==> inputs of job 2803 <==
==> flow/design.v <==
module ACTIVEPRO (
    input       RESET,
    input       SYS_CLOCK,                
    output reg  ACTIVE_DATA ,             
    output reg  ACTIVE_CLOCK,             
    input [511:0] ACTIVE_MESSAGE,         
    input [5:0] ACTIVE_CHANNEL,           
    input  ACTIVE_WR                      
    );
    reg [63:0][7:0] ACTIVE_MESSAGE_LATCHED; 
    reg [7:0] MESSAGE_LENGTH;
    reg [14:0] state;
    wire clockstate;
    wire [2:0] bitcount;
    wire [7:0] bytecount;
    assign clockstate = state[0];
    assign bitcount[2:0] = state[3:1];
    assign bytecount[7:0] = state[11:4];
    wire [7:0] FIRST_BYTE;
    assign FIRST_BYTE = 8'h7F;
    wire [7:0] SECOND_BYTE;
    assign SECOND_BYTE = (ACTIVE_CHANNEL & 8'h3F) | 8'h40;
    reg [7:0] clock_divider;
    reg [7:0] NEW_LENGTH;
    always @*
    begin
        NEW_LENGTH = 8'd66;
        for (int x = 63; x >= 1; x--)
            if (ACTIVE_MESSAGE[8*x +: 8] == 8'h0)
                NEW_LENGTH = x + 2;         
    end
    always @ (posedge SYS_CLOCK)
    begin
        if (RESET)
        begin
            state <= 0;
            ACTIVE_CLOCK <= 0;
            ACTIVE_DATA <= 0;
        end
        else
        begin
            if (state)
            begin
                state <= state + 1;
                if (clockstate == 1)    
                begin
                    ACTIVE_CLOCK <= 0;
                    if (bytecount == 0)
                        ACTIVE_DATA <= FIRST_BYTE[7-bitcount];
                    else if (bytecount == 1)
                        ACTIVE_DATA <= SECOND_BYTE[7-bitcount];
                    else
                        ACTIVE_DATA <= ACTIVE_MESSAGE_LATCHED[MESSAGE_LENGTH - bytecount - 1][7-bitcount];
                end
                else if (clockstate == 0)  ACTIVE_CLOCK <= 1;
                if (bytecount >= MESSAGE_LENGTH) state <= 0;
            end
            else         
            begin
                if (ACTIVE_WR) 
                begin
                    state <= 1;      
                    ACTIVE_MESSAGE_LATCHED <= ACTIVE_MESSAGE;
                    MESSAGE_LENGTH <= NEW_LENGTH;
                end
            end
        end
    end
endmodule 
==> flow/run.sh <==
#!/bin/bash
# the make line also repeats each setting of config.mk as NAME=value (left out here)
make -C /OpenROAD-flow-scripts/flow DESIGN_CONFIG=/design/flow/config.mk WORK_HOME=/design/flow/orfs CLKGATE_MAP_FILE= finish
==> flow/config.mk <==
export PLATFORM = sky130hd
export DESIGN_NAME = ACTIVEPRO
export DESIGN_NICKNAME = ACTIVEPRO
export VERILOG_FILES = /design/flow/design.v
export SDC_FILE = /design/flow/constraint.sdc
export NUM_CORES = 4
export LEC_CHECK = 0
export CAP_MARGIN = 20
export CORE_MARGIN = 2
export CORE_UTILIZATION = 72
export PLACE_DENSITY = 0.6
export SLEW_MARGIN = 20
export TNS_END_PERCENT = 5
==> flow/constraint.sdc <==
create_clock -name core_clock -period 3.43 [get_ports {SYS_CLOCK}]
set_input_delay 0.6860 -clock core_clock [delete_from_list [all_inputs] [get_ports {SYS_CLOCK}]]
set_output_delay 0.6860 -clock core_clock [all_outputs]
set_load 0.01 [all_outputs]
==> job 3021: changes against job 2803 <==
--- a/flow/config.mk
+++ b/flow/config.mk
@@ -7,7 +7,6 @@
 export LEC_CHECK = 0
 export CAP_MARGIN = 20
 export CORE_MARGIN = 2
-export CORE_UTILIZATION = 72
-export PLACE_DENSITY = 0.6
-export SLEW_MARGIN = 20
-export TNS_END_PERCENT = 5
+export CORE_UTILIZATION = 40
+export CTS_CLUSTER_SIZE = 76
+export SLEW_MARGIN = 15
==> flow/constraint.sdc (replaced) <==
create_clock -name core_clock -period 10.0 [get_ports {SYS_CLOCK}]
set_input_delay 2.0000 -clock core_clock [delete_from_list [all_inputs] [get_ports {SYS_CLOCK}]]
set_output_delay 2.0000 -clock core_clock [all_outputs]
set_load 0.01 [all_outputs]
==> job 6898: changes against job 2803 <==
--- a/flow/config.mk
+++ b/flow/config.mk
@@ -7,7 +7,10 @@
 export LEC_CHECK = 0
 export CAP_MARGIN = 20
 export CORE_MARGIN = 2
-export CORE_UTILIZATION = 72
-export PLACE_DENSITY = 0.6
-export SLEW_MARGIN = 20
-export TNS_END_PERCENT = 5
+export CORE_UTILIZATION = 60
+export CTS_CLUSTER_SIZE = 61
+export GPL_ROUTABILITY_DRIVEN = 1
+export PLACE_DENSITY_LB_ADDON = 0.27
+export SETUP_SLACK_MARGIN = 0.53
+export SLEW_MARGIN = 40
+export TNS_END_PERCENT = 25
==> flow/constraint.sdc (replaced) <==
create_clock -name core_clock -period 7.07 [get_ports {SYS_CLOCK}]
set_input_delay 1.4140 -clock core_clock [delete_from_list [all_inputs] [get_ports {SYS_CLOCK}]]
set_output_delay 1.4140 -clock core_clock [all_outputs]
set_load 0.01 [all_outputs]
==> job 4319: changes against job 2803 <==
--- a/flow/config.mk
+++ b/flow/config.mk
@@ -7,7 +7,8 @@
 export LEC_CHECK = 0
 export CAP_MARGIN = 20
 export CORE_MARGIN = 2
-export CORE_UTILIZATION = 72
+export CORE_UTILIZATION = 62
 export PLACE_DENSITY = 0.6
+export SETUP_SLACK_MARGIN = 1.03
 export SLEW_MARGIN = 20
 export TNS_END_PERCENT = 5
==> comparison table <==
item	job 2803	job 3021	job 4319	job 6898
Status	did not finish	finished clean	finished clean	finished clean
Last stage reached	clock tree synthesis	-	-	-
Clock-pin slew of the registers on the worst-case setup and hold paths	-	0.07 ns	0.07 ns	0.06 ns
Post-layout util	-	0.546	0.880	0.814
Congestion Overflow GR	-	0	0	0
Number of cells on the worst hold path	-	2	1	2
Total length of routed met3 wires	-	6.45 mm	10.3 mm	7.77 mm
Final worst path period share	-	0.457	0.956	0.558
Sinks on the clock net	-	536	536	536
Source of the worst hold timing path	-	state[8]$_SDFFE_PP0P_	ACTIVE_MESSAGE[496]	state[12]$_SDFFE_PP0P_
Top cell category	-	sequential cells	sequential cells	sequential cells
Final count of negative-setup-slack endpoints	-	0	0	0
Total number of multi-input combinational cells	-	697	697	697
Critical path data required time	-	10.38 ns	3.96 ns	7.53 ns
Clock network area share	-	0.0612	0.0586	0.0593
Count of flip-flops and latches	-	536	536	536

---

==> wip/onyx: inputs <==
RTL: the design.v shown in full above, as it stands there.
export LEC_CHECK = 0
export CAP_MARGIN = 20
export CORE_MARGIN = 2
export CORE_UTILIZATION = 58
export CTS_CLUSTER_SIZE = 48
export SLEW_MARGIN = 20
create_clock -name core_clock -period 2.55 [get_ports {SYS_CLOCK}]
run.sh (not shown) runs the stock make flow with config.mk's settings and CLKGATE_MAP_FILE=.
==> wip/sierra: changes against wip/onyx <==
CELL_PAD_IN_SITES_DETAIL_PLACEMENT = 1   (was unset)
CORE_ASPECT_RATIO = 0.61   (was unset)
CORE_UTILIZATION = 70   (was 58)
CTS_CLUSTER_DIAMETER = 67   (was unset)
CTS_CLUSTER_SIZE = 76   (was 48)
GPL_ROUTABILITY_DRIVEN = 1   (was unset)
MIN_ROUTING_LAYER = met2   (was unset)
SETUP_SLACK_MARGIN = 2.72   (was unset)
SLEW_MARGIN = 5   (was 20)
==> flow/constraint.sdc (replaced) <==
create_clock -name core_clock -period 10.0 [get_ports {SYS_CLOCK}]
set_input_delay 2.0000 -clock core_clock [delete_from_list [all_inputs] [get_ports {SYS_CLOCK}]]
set_output_delay 2.0000 -clock core_clock [all_outputs]
set_load 0.01 [all_outputs]
==> results <==
|  | wip/onyx | wip/sierra |
|---|---|---|
| Result of the run | complete, but fails checks | aborted with a tool error |
| Last stage reached | - | 3_5_place_dp |
| Layout check failures | negative setup slack | - |
| Area share of and-or/or-and cells after synthesis | 5.382% | 5.382% |
| Leading register cell type out of synthesis | sky130_fd_sc_hd__edfxtp_1 | sky130_fd_sc_hd__edfxtp_1 |
| Synthesized Nets | 1833 | 1833 |
| Area of the placeable core | 38560 sq um | 31840 sq um |
| Final weighted congestion in routability-driven placement | 0.9490 | 1.036 |
| Initial standard-cell utilization of the core | 58.73% | 71.11% |
| Post-synthesis sequential element count | 536 | 536 |
| Total of warnings raised by yosys | 1 | 1 |
| Fraction of registers with async set or reset after synthesis | 0% | 0% |
| Synthesized cell area | 22640 sq um | 22640 sq um |
| XORs/XNORs by Area | 0.7349% | 0.7349% |
| Die X-Extent | 201.6 um | 234.3 um |
| Seq share, synth | 70.33% | 70.33% |
| Vertical die size | 201.6 um | 144.5 um |
| Share of cell area taken by muxes after synthesis | 13.02% | 13.02% |
| Top-count cell post-synth | sky130_fd_sc_hd__edfxtp_1 | sky130_fd_sc_hd__edfxtp_1 |
| Post-synthesis cell type count | 61 | 61 |
| Yosys-reported design area after synthesis | 22640 sq um | 22640 sq um |
| Adder and majority cell fraction of the synthesized area | 0.6410% | 0.6410% |
| Number of synthesized flops with an enable pin | 519 | 519 |
| Overall die area | 40640 sq um | 33850 sq um |
| Boundary Pins | 523 | 523 |
| Synth top area share | 68.83% | 68.83% |
| Total cells reported by yosys after synthesis | 1301 | 1301 |
| Std-Cell Rows | 72 | 51 |

---

==> v18 <==
Starts from the design.v that is shown in full above.
clock: 5.49 ns
lec_check: 0
cap_margin: 20
core_margin: 2
core_utilization: 72
cts_cluster_size: 33
place_density_lb_addon: 0.03
setup_slack_margin: 1.58
slew_margin: 20
==> inputs of v22, as changes to v18 <==
Settings changed: CORE_UTILIZATION 72 to 62, CTS_CLUSTER_SIZE 33 to unset, PLACE_DENSITY set to 0.6, PLACE_DENSITY_LB_ADDON 0.03 to unset, SETUP_SLACK_MARGIN 1.58 to unset.
==> flow/constraint.sdc (replaced) <==
create_clock -name core_clock -period 3.43 [get_ports {SYS_CLOCK}]
set_input_delay 0.6860 -clock core_clock [delete_from_list [all_inputs] [get_ports {SYS_CLOCK}]]
set_output_delay 0.6860 -clock core_clock [all_outputs]
set_load 0.01 [all_outputs]
==> results <==
                                                                                                                          v18                        v22
Run status                                                                                          aborted with a tool error   timing/DRC/antenna clean
Last stage reached                                                                                       clock tree synthesis                          -
Placer Congestion                                                                                                       0.959                      0.925
Number of enable-type register cells in the synthesized netlist                                                           519                        519
Synth area leader                                                                                   sky130_fd_sc_hd__edfxtp_1  sky130_fd_sc_hd__edfxtp_1
Area fraction in compound gates                                                                                         5.38%                      5.38%
FP Core Util                                                                                                            73.6%                      63.4%
Placement Rows                                                                                                             64                         69
Instance count of the mapped netlist                                                                                     1301                       1301
Synthesized netlist net count                                                                                            1833                       1833
Placed cells                                                                                                             2187                       2298
Placeable Area                                                                                                      30700 µm²                  35700 µm²
Arithmetic-cell share of the synthesized area counting full adders, half adders and majority gates                     0.641%                     0.641%
Number of distinct library cells after synthesis                                                                           61                         61
#FFs+latches synth                                                                                                        536                        536
Chip height                                                                                                            181 µm                     195 µm
Cell with the most instances after synthesis                                                        sky130_fd_sc_hd__edfxtp_1  sky130_fd_sc_hd__edfxtp_1
Top-area cell share                                                                                                     68.8%                      68.8%
Ys async rst share                                                                                                         0%                         0%
Cell area after placement                                                                                           28500 µm²                  29000 µm²
Die x size                                                                                                             181 µm                     195 µm
Floorplan die area                                                                                                  32900 µm²                  38100 µm²
Pre-CTS worst setup slack                                                                                             1.18 ns                  -0.142 ns
Sequential-to-total area share from yosys stat                                                                          70.3%                      70.3%
Half-perimeter wire length of the detailed placement result                                                          59700 µm                   53200 µm

---

==> job 9018: inputs <==
// ACTIVEPRO: RTL as listed in full above, without the edits since
make LEC_CHECK=0 CAP_MARGIN=20 CORE_MARGIN=2 CORE_UTILIZATION=58 CTS_CLUSTER_SIZE=94 GPL_ROUTABILITY_DRIVEN=0 PLACE_DENSITY_LB_ADDON=0.03 SETUP_SLACK_MARGIN=0.53 SLEW_MARGIN=40 finish   # period 2.8 ns
==> job 9763: changes against job 9018 <==
- CELL_PAD_IN_SITES_DETAIL_PLACEMENT: unset -> 1
- CELL_PAD_IN_SITES_GLOBAL_PLACEMENT: unset -> 3
- CORE_ASPECT_RATIO: unset -> 0.61
- CORE_UTILIZATION: 58 -> 70
- CTS_CLUSTER_DIAMETER: unset -> 67
- CTS_CLUSTER_SIZE: 94 -> 76
- GPL_ROUTABILITY_DRIVEN: 0 -> 1
- HOLD_SLACK_MARGIN: unset -> 0.18
- MAX_ROUTING_LAYER: unset -> met4
- MIN_ROUTING_LAYER: unset -> met2
- PLACE_DENSITY_LB_ADDON: 0.03 -> 0.19
- SETUP_SLACK_MARGIN: 0.53 -> 2.72
- SLEW_MARGIN: 40 -> 5
==> flow/constraint.sdc (replaced) <==
create_clock -name core_clock -period 10.0 [get_ports {SYS_CLOCK}]
set_input_delay 2.0000 -clock core_clock [delete_from_list [all_inputs] [get_ports {SYS_CLOCK}]]
set_output_delay 2.0000 -clock core_clock [all_outputs]
set_load 0.01 [all_outputs]
==> job 8216: changes against job 9018 <==
- CORE_UTILIZATION: 58 -> 50
- CTS_CLUSTER_SIZE: 94 -> unset
- GPL_ROUTABILITY_DRIVEN: 0 -> unset
- PLACE_DENSITY: unset -> 0.6
- PLACE_DENSITY_LB_ADDON: 0.03 -> unset
- SETUP_SLACK_MARGIN: 0.53 -> unset
- SLEW_MARGIN: 40 -> 20
==> flow/constraint.sdc (replaced) <==
create_clock -name core_clock -period 4.58 [get_ports {SYS_CLOCK}]
set_input_delay 0.9160 -clock core_clock [delete_from_list [all_inputs] [get_ports {SYS_CLOCK}]]
set_output_delay 0.9160 -clock core_clock [all_outputs]
set_load 0.01 [all_outputs]
==> results <==
Between job 8216 and job 9018, the lower core utilization is in job 8216 (gap 23 points).
Job 8216 went through all stages and came out clean. Job 9763 died in global placement without I/O (3_1_place_gp_skip_io), error FLW-0024. Job 9018 reached the layout checks and failed them: setup timing.
First-iteration DRC count: job 9018 is larger than job 8216 (140%).
Against job 9018, the global-route usage of job 8216 is lower by 10 points.
Against job 9018, the die size of job 9763 is smaller by 17%.
==> figures <==
item                                                                                   job 9763                  job 8216                  job 9018
Result of the run                                                                did not finish  timing/DRC/antenna clean           failed layout checks
Stage where the flow stopped                global placement without I/O (3_1_place_gp_skip_io)                         -                         -
Violated checks                                                                               -                         -              setup timing
Maximum ir drop on the vdd rail                                                               -                  0.283 mV                  0.720 mV
Worst Tran Pin Value                                                                          -                   1.07 ns                  0.718 ns
Clock network power                                                                           -                   4.40 mW                   7.39 mW
Area after DPL                                                                                -               0.0288 mm^2               0.0300 mm^2
Biggest cell delay along the critical path                                                    -                   0.90 ns                   0.51 ns
Arr. time, crit path                                                                          -                   4.67 ns                   4.16 ns
End of the critical path                                                                      -  ACTIVE_DATA$_SDFFE_PP0P_  ACTIVE_DATA$_SDFFE_PP0P_
Placement-stage worst setup slack                                                             -                  0.495 ns                 -0.609 ns
Multi-input logic portion of the cell area                                                    -                     21.0%                     20.1%

---

==> v3: inputs <==
// ACTIVEPRO: RTL as listed in full above, without the edits since
Settings: LEC_CHECK=0, CAP_MARGIN=20, CORE_MARGIN=2, CORE_UTILIZATION=59, PLACE_DENSITY=0.6, SLEW_MARGIN=20; clock period 2.55 ns.
==> inputs of v26, as changes to v3 <==
==> flow/config.mk (replaced) <==
export PLATFORM = sky130hd
export DESIGN_NAME = ACTIVEPRO
export DESIGN_NICKNAME = ACTIVEPRO
export VERILOG_FILES = /design/flow/design.v
export SDC_FILE = /design/flow/constraint.sdc
export NUM_CORES = 4
export LEC_CHECK = 0
export ABC_AREA = 1
export CAP_MARGIN = 15
export CELL_PAD_IN_SITES_DETAIL_PLACEMENT = 0
export CELL_PAD_IN_SITES_GLOBAL_PLACEMENT = 2
export CORE_ASPECT_RATIO = 0.92
export CORE_MARGIN = 2
export CORE_UTILIZATION = 59
export CTS_CLUSTER_DIAMETER = 80
export CTS_CLUSTER_SIZE = 80
export GPL_TIMING_DRIVEN = 0
export HOLD_SLACK_MARGIN = -0.01
export MIN_ROUTING_LAYER = met2
export PLACE_DENSITY_LB_ADDON = 0.04
export SLEW_MARGIN = 35
export TNS_END_PERCENT = 65
==> flow/constraint.sdc (replaced) <==
create_clock -name core_clock -period 2.73 [get_ports {SYS_CLOCK}]
set_input_delay 0.5460 -clock core_clock [delete_from_list [all_inputs] [get_ports {SYS_CLOCK}]]
set_output_delay 0.5460 -clock core_clock [all_outputs]
set_load 0.01 [all_outputs]
==> inputs of v35, as changes to v3 <==
--- a/flow/config.mk
+++ b/flow/config.mk
@@ -7,6 +7,7 @@
 export LEC_CHECK = 0
 export CAP_MARGIN = 20
 export CORE_MARGIN = 2
-export CORE_UTILIZATION = 59
+export CORE_UTILIZATION = 63
+export CTS_CLUSTER_SIZE = 42
 export PLACE_DENSITY = 0.6
 export SLEW_MARGIN = 20
==> inputs of v9, as changes to v3 <==
--- a/flow/config.mk
+++ b/flow/config.mk
@@ -7,6 +7,7 @@
 export LEC_CHECK = 0
 export CAP_MARGIN = 20
 export CORE_MARGIN = 2
-export CORE_UTILIZATION = 59
+export CORE_UTILIZATION = 57
+export CTS_CLUSTER_SIZE = 43
 export PLACE_DENSITY = 0.6
 export SLEW_MARGIN = 20
==> flow_metrics.env <==
# implementation run metrics
export IMPL_initial_core_util_pct=59.5
export IMPL_status="stopped before the end"
export IMPL_chipHeight_um=193
export IMPL_top_area_share_pct=68.4
export IMPL_yosys_cells=1809
export IMPL_failing_step="global placement"
export IMPL_synth_distinct_cells=41
export IMPL_chip_area_um2=40200
export IMPL_synth_compound_area_share_pct=12.3
export IMPL_tool_error="[ERROR FLW-0024] Place density exceeds 1.0 (current PLACE_DENSITY_LB_ADDON =  0.04). Please check if the value of  PLACE_DENSITY_LB_ADDON is between 0 and 0.99."
(the above is from v26)
==> flow_metrics.env <==
# flow metrics
export IMPL_setup_viol=1
export IMPL_synth_compound_area_share_pct=5.38
export IMPL_layout_setup_ws_ns=-0.692
export IMPL_chipHeight_um=203
export IMPL_chip_area_um2=41300
export IMPL_top_area_share_pct=68.8
export IMPL_status="failed layout checks"
export IMPL_initial_core_util_pct=57.4
export IMPL_so_faults="setup timing"
export IMPL_synth_distinct_cells=61
(the above is from v9)
==> flow_metrics.env <==
# implementation run metrics
export IMPL_top_area_share_pct=68.8
export IMPL_synth_distinct_cells=61
export IMPL_status="stopped before the end"
export IMPL_chip_area_um2=37500
export IMPL_yosys_cells=1301
export IMPL_chipHeight_um=194
export IMPL_cts_buffers=52
export IMPL_initial_core_util_pct=63.8
export IMPL_failing_step="global routing"
(the above is from v35)
==> flow_metrics.env <==
# flow metrics
export IMPL_status="failed layout checks"
export IMPL_so_faults="setup timing"
export IMPL_synth_distinct_cells=61
export IMPL_yosys_cells=1301
export IMPL_setup_viol=86
export IMPL_layout_setup_ws_ns=-0.702
export IMPL_chipHeight_um=200
(the above is from v3)
Power and IR drop assume default switching activity.
